## ALU_microprocessor
module ALU_microprocessor (
  input      [ 5:0]   alu_ctrl  ,
  input      [31:0]   in_1      ,
  input      [31:0]   in_2      ,
  input               alu_clk   ,
  output reg [31:0]   alu_rslt  ,
  output     [ 4:0]   alu_checks             
);
Settings: LEC_CHECK=0, CAP_MARGIN=20, CORE_MARGIN=2, CORE_UTILIZATION=48, SLEW_MARGIN=20; clock period 6.87 ns.
run.sh (not shown) runs the stock make flow with config.mk's settings and CLKGATE_MAP_FILE=.
The first run ran to the end with no violations.
Change:
CAP_MARGIN = 5   (was 20)
CORE_UTILIZATION = 72   (was 48)
CTS_CLUSTER_DIAMETER = 99   (was not set)
CTS_CLUSTER_SIZE = 57   (was not set)
PLACE_DENSITY = 0.65   (was not set)
clock period = 3.59 ns   (was 6.87 ns; I/O delays follow)
Effect: This time the run failed in 3_5_place_dp on DPL-0038. Die area is lower by a quarter to a third. Synthesized cell count stays the same. Synthesized area does not change.

========
Starting RTL as in the previous note.
make LEC_CHECK=0 CAP_MARGIN=20 CORE_MARGIN=2 CORE_UTILIZATION=57 SETUP_SLACK_MARGIN=1.49 SLEW_MARGIN=20 finish   # period 5.66 ns
Next try:
--- a/flow/config.mk
+++ b/flow/config.mk
@@ -6,7 +6,12 @@
 export NUM_CORES = 4
 export LEC_CHECK = 0
+export ABC_AREA = 1
 export CAP_MARGIN = 20
+export CORE_ASPECT_RATIO = 0.5
 export CORE_MARGIN = 2
-export CORE_UTILIZATION = 57
-export SETUP_SLACK_MARGIN = 1.49
+export CORE_UTILIZATION = 72
+export CTS_CLUSTER_DIAMETER = 371
+export CTS_CLUSTER_SIZE = 99
+export SETUP_SLACK_MARGIN = 1.17
 export SLEW_MARGIN = 20
+export TNS_END_PERCENT = 5
==> flow/constraint.sdc (replaced) <==
create_clock -name core_clock -period 4.43 [get_ports {alu_clk}]
set_input_delay 0.8860 -clock core_clock [delete_from_list [all_inputs] [get_ports {alu_clk}]]
set_output_delay 0.8860 -clock core_clock [all_outputs]
set_load 0.01 [all_outputs]
What happened: This time the run ended with an error in clock tree synthesis (4_1_cts) on DPL-0038. Die size fell by about 2.8%. Area after synthesis rose by about 22%. Synthesized cell count rose by 59%.
Next try:
==> flow/config.mk (replaced) <==
export PLATFORM = sky130hd
export DESIGN_NAME = ALU_microprocessor
export DESIGN_NICKNAME = ALU_microprocessor
export VERILOG_FILES = /design/flow/design.v
export SDC_FILE = /design/flow/constraint.sdc
export NUM_CORES = 4
export LEC_CHECK = 0
export CAP_MARGIN = 20
export CORE_MARGIN = 2
export CORE_UTILIZATION = 66
export CTS_CLUSTER_SIZE = 57
export SLEW_MARGIN = 20
==> flow/constraint.sdc (replaced) <==
create_clock -name core_clock -period 4.6 [get_ports {alu_clk}]
set_input_delay 0.9200 -clock core_clock [delete_from_list [all_inputs] [get_ports {alu_clk}]]
set_output_delay 0.9200 -clock core_clock [all_outputs]
set_load 0.01 [all_outputs]
Result: With this change the flow ended with an error in global routing (5_1_grt) on GRT-0116. Synthesized cell count came out lower by 37%. Synthesized area came out lower by 18%. Die size came out lower by 11%.
Next try:
--- a/flow/config.mk
+++ b/flow/config.mk
@@ -8,5 +8,7 @@
 export CAP_MARGIN = 20
 export CORE_MARGIN = 2
-export CORE_UTILIZATION = 66
-export CTS_CLUSTER_SIZE = 57
+export CORE_UTILIZATION = 51
+export CTS_CLUSTER_DIAMETER = 396
+export CTS_CLUSTER_SIZE = 97
 export SLEW_MARGIN = 20
+export TNS_END_PERCENT = 10
==> flow/constraint.sdc (replaced) <==
create_clock -name core_clock -period 3.82 [get_ports {alu_clk}]
set_input_delay 0.7640 -clock core_clock [delete_from_list [all_inputs] [get_ports {alu_clk}]]
set_output_delay 0.7640 -clock core_clock [all_outputs]
set_load 0.01 [all_outputs]
The new run finished but failed the layout checks on setup timing.
Die size went up by a quarter to a third.
Synthesized area does not change.
Synthesized cell count does not change.

========
Starting RTL as in the previous note.
// ALU_microprocessor
module ALU_microprocessor (
  input      [ 5:0]   alu_ctrl  ,
  input      [31:0]   in_1      ,
  input      [31:0]   in_2      ,
  input               alu_clk   ,
  output reg [31:0]   alu_rslt  ,
  output     [ 4:0]   alu_checks             
);
clock: 7.0 ns
lec_check: 0
cap_margin: 20
core_margin: 3
core_utilization: 40
gpl_routability_driven: 0
hold_slack_margin: 0.22
slew_margin: 20
tns_end_percent: 80
Then changed:
CAP_MARGIN = 40   (was 20)
CORE_MARGIN = 2   (was 3)
CORE_UTILIZATION = 48   (was 40)
CTS_CLUSTER_DIAMETER = 197   (was not set)
CTS_CLUSTER_SIZE = 99   (was not set)
HOLD_SLACK_MARGIN = not set   (was 0.22)
SETUP_SLACK_MARGIN = -0.65   (was not set)
TNS_END_PERCENT = 35   (was 80)
Result:
- The new run completed without violations
- cell count is lower by 2.6%
- fmax barely changes
- via count is higher by 2.2%
Then changed:
CAP_MARGIN = 20   (was 40)
CORE_ASPECT_RATIO = 0.5   (was not set)
CORE_UTILIZATION = 40   (was 48)
CTS_CLUSTER_DIAMETER = 306   (was 197)
CTS_CLUSTER_SIZE = 100   (was 99)
HOLD_SLACK_MARGIN = 0.24   (was not set)
PLACE_DENSITY = 0.4   (was not set)
SETUP_SLACK_MARGIN = -0.7   (was -0.65)
TNS_END_PERCENT = 5   (was 35)
After rerunning: Setup slack degrades by 140 ps; clock power goes up by about 17%; first-iteration DRC count is higher by 3.7%; sequential cell count is unchanged; core utilization drops by 7.1 points; power climbs by about 9%; design area grows by about 2.8%; area after synthesis stays the same.

========
The RTL this note starts from:
==> flow/design.v <==
`timescale 1ns / 1ps
module ALU_microprocessor (
  input      [ 5:0]   alu_ctrl  ,
  input      [31:0]   in_1      ,
  input      [31:0]   in_2      ,
  input               alu_clk   ,
  output reg [31:0]   alu_rslt  ,
  output     [ 4:0]   alu_checks             
);
reg             N;                           
reg             Z;                           
reg             C;                           
reg             V;                           
reg             P;                           
always @(posedge alu_clk) begin
  case(alu_ctrl)
    5'd0 :  begin   
      {C,alu_rslt} = in_1 + in_2;            
      Z            = (alu_rslt==32'b0);
      N            = alu_rslt[31];
      V            = in_1[31]&&(in_2[31])&&(!alu_rslt[31]) || (!in_1[31])&&(!in_2[31])&&alu_rslt[31];
      P            = ^alu_rslt;
    end
    5'd1 :  begin   
      {C,alu_rslt} = in_1 + (-in_2);         
      C            = !C;
      Z            = (alu_rslt==32'b0);
      N            = alu_rslt[31];
      V            = in_1[31]&&(!in_2[31])&&(!alu_rslt[31]) || (!in_1[31])&&(in_2[31])&&alu_rslt[31];
      P            = ^alu_rslt;
    end
    5'd2 :  begin
      alu_rslt = in_1;                       
      Z        = (alu_rslt==32'b0);
      N        = alu_rslt[31];
      V        = 0;    
      C        = 0;
      P        = ^alu_rslt;
    end
     5'd3 :  begin
      alu_rslt = in_2;                       
      Z        = (alu_rslt==32'b0);
      N        = alu_rslt[31];
      V        = 0;    
      C        = 0;
      P        = ^alu_rslt;
    end
     5'd4 :  begin
      {C,alu_rslt} = in_1 + 1;               
      Z        = (alu_rslt==32'b0);
      N        = alu_rslt[31];
      V        = 0;
      P        = ^alu_rslt;    
    end
    5'd5 :  begin
      {C,alu_rslt} = in_2 + 1;               
      Z        = (alu_rslt==32'b0);
      N        = alu_rslt[31];
      V        = 0;   
      P        = ^alu_rslt; 
    end
    5'd6 :  begin
      alu_rslt = in_1 - 1;                   
      Z        = (alu_rslt==32'b0);
      N        = alu_rslt[31];
      V        = 0;    
      C        = alu_rslt[31];
      P        = ^alu_rslt;
    end
    5'd7 :  begin
      alu_rslt = in_2 - 1;                   
      Z        = (alu_rslt==32'b0);
      N        = alu_rslt[31];
      V        = 0;    
      C        = alu_rslt[31];
      P        = ^alu_rslt;
    end
    5'd8 :  begin   
      alu_rslt = in_1 & in_2;                
      Z        = (alu_rslt==32'b0);
      N        = alu_rslt[31];
      C        = 0;                          
      V        = 0;                          
      P        = ^alu_rslt;
    end
    5'd9 :  begin  
      alu_rslt = in_1 | in_2;                
      Z        = (alu_rslt==32'b0);
      N        = alu_rslt[31];
      V        = 0;                          
      C        = 0;                          
      P        = ^alu_rslt;
    end
    5'd10:  begin  
      alu_rslt = ~(in_1 & in_2);             
      Z        = (alu_rslt==32'b0);
      N        = alu_rslt[31];
      V        = 0;                          
      C        = 0;                          
      P        = ^alu_rslt;
    end
    5'd11:  begin  
      alu_rslt = ~(in_1 | in_2);             
      Z        = (alu_rslt==32'b0);
      N        = alu_rslt[31];
      V        = 0;                          
      C        = 0;                          
      P        = ^alu_rslt;
    end
    5'd12:  begin  
      alu_rslt = ~(in_1 ^ in_2);             
      Z        = (alu_rslt==32'b0);
      N        = alu_rslt[31];
      V        = 0;                          
      C        = 0;                          
      P        = ^alu_rslt;
    end
    5'd13:  begin  
      alu_rslt = in_1 ^ in_2;                
      Z        = (alu_rslt==32'b0);
      N        = alu_rslt[31];
      V        = 0;                          
      C        = 0;                          
      P        = ^alu_rslt;
    end
    5'd14:  begin  
      alu_rslt = ~in_1;                      
      Z        = (alu_rslt==32'b0);
      N        = alu_rslt[31];
      V        = 0;                          
      C        = 0;                          
      P        = ^alu_rslt;
    end
    5'd15:  begin  
      alu_rslt = ~in_2;                      
      Z        = (alu_rslt==32'b0);
      N        = alu_rslt[31];
      V        = 0;                          
      C        = 0;                          
      P        = ^alu_rslt;
    end
    5'd16:  begin
      alu_rslt = in_1 << 1;                  
      Z        = (alu_rslt==32'b0);
      N        = alu_rslt[31];
      V        = 0;                          
      C        = alu_rslt[31];
      P        = ^alu_rslt;
    end
    5'd17:  begin
      alu_rslt = in_2 << 1;                  
      Z        = (alu_rslt==32'b0);
      N        = alu_rslt[31];
      V        = 0;                          
      C        = alu_rslt[31];
      P        = ^alu_rslt;
    end
    5'd18:  begin
      alu_rslt = in_1 >> 1;                  
      Z        = (alu_rslt==32'b0);
      N        = alu_rslt[31];
      V        = 0;                          
      C        = alu_rslt[0];
      P        = ^alu_rslt;
    end
    5'd19:  begin
      alu_rslt = in_1 >> 1;                  
      Z        = (alu_rslt==32'b0);
      N        = alu_rslt[31];
      V        = 0;                          
      C        = alu_rslt[0];
      P        = ^alu_rslt;
    end
    5'd20:  begin
      alu_rslt = {in_1[30:0], in_1[31]};     
      Z        = (alu_rslt==32'b0);
      N        = 0;                          
      V        = 0;                          
      C        = 0;                          
      P        = ^alu_rslt;
    end
    5'd21:  begin
      alu_rslt = {in_2[30:0], in_2[31]};     
      Z        = (alu_rslt==32'b0);
      N        = 0;                          
      V        = 0;                          
      C        = 0;                          
      P        = ^alu_rslt;
    end
    5'd22:  begin
      alu_rslt = {in_1[0], in_1[31:1]};      
      Z        = (alu_rslt==32'b0);
      N        = 0;                          
      V        = 0;                          
      C        = 0;                          
      P        = ^alu_rslt;
    end
    5'd23:  begin
      alu_rslt = {in_2[0], in_2[31:1]};      
      Z        = (alu_rslt==32'b0);
      N        = 0;                          
      V        = 0;                          
      C        = 0;                          
      P        = ^alu_rslt;
    end
    default:  begin                          
      alu_rslt = 0; 
      {P,N,Z,C,V}= 5'b00100;                    
    end
  endcase  
end  
assign alu_checks = {P,V,Z,C,N};               
endmodule  
make LEC_CHECK=0 CAP_MARGIN=20 CORE_MARGIN=2 CORE_UTILIZATION=40 SLEW_MARGIN=20 finish   # period 6.87 ns
The first run finished clean.
Then changed:
Settings changed: ABC_AREA set to 1, CORE_UTILIZATION 40 to 72, CTS_CLUSTER_DIAMETER set to 371, CTS_CLUSTER_SIZE set to 99, SETUP_SLACK_MARGIN set to 0.25, TNS_END_PERCENT set to 5.
Clock period 6.87 ns to 4.43 ns, I/O delays scaled along.
=> The new run died in clock tree synthesis on DPL-0033; die area fell by 31%; synthesized cell count rose by 59%; synthesized area rose by 22%.
Then changed:
Settings changed: ABC_AREA 1 to not set, CAP_MARGIN 20 to 5, CTS_CLUSTER_DIAMETER 371 to 99, CTS_CLUSTER_SIZE 99 to 57, PLACE_DENSITY set to 0.65, SETUP_SLACK_MARGIN 0.25 to 1.03, TNS_END_PERCENT 5 to not set.
Clock period 4.43 ns to 3.59 ns, I/O delays scaled along.
After rerunning: The changed run stopped in detailed placement. Synthesized cell count drops by 37%. Area after synthesis shrinks by about 18%. Die area falls by about 18%.
Then changed:
Settings changed: CAP_MARGIN 5 to 20, CORE_UTILIZATION 72 to 40, CTS_CLUSTER_DIAMETER 99 to not set, CTS_CLUSTER_SIZE 57 to not set, PLACE_DENSITY 0.65 to not set, SETUP_SLACK_MARGIN 1.03 to not set.
Clock period 3.59 ns to 5.65 ns, I/O delays scaled along.
Outcome: The changed run finished with timing, DRC and antenna clean. Die size is higher by 78%. Synthesized area is unchanged. Synthesized cell count does not change.
Then changed:
Settings changed: CORE_MARGIN 2 to 7, TNS_END_PERCENT set to 70.
Clock period 5.65 ns to 7.0 ns, I/O delays scaled along.
- The changed run completed with no timing, DRC or antenna violations
- design area is lower by 11%
- total power decreases by 25%
- combinational power shrinks by 27%
- synthesized cell count is unchanged
- routed wire length went down by 1.5%
- global-route usage went down by 5.1 points
- final cell count went down by 8.7%
Then changed:
Settings changed: CAP_MARGIN 20 to 15, CELL_PAD_IN_SITES_DETAIL_PLACEMENT set to 1, CORE_MARGIN 7 to 2, CTS_CLUSTER_DIAMETER set to 55, CTS_CLUSTER_SIZE set to 59, GPL_ROUTABILITY_DRIVEN set to 0, GPL_TIMING_DRIVEN set to 0, HOLD_SLACK_MARGIN set to -0.08, MAX_ROUTING_LAYER set to met4, TNS_END_PERCENT 70 to not set.
What happened:
- Now the flow produced a layout that fails on setup timing
- setup slack degrades by 610 ps
- clock-buffer cell count shrinks by 1
- critical path depth grows by 1
Power and IR drop assume default switching activity.
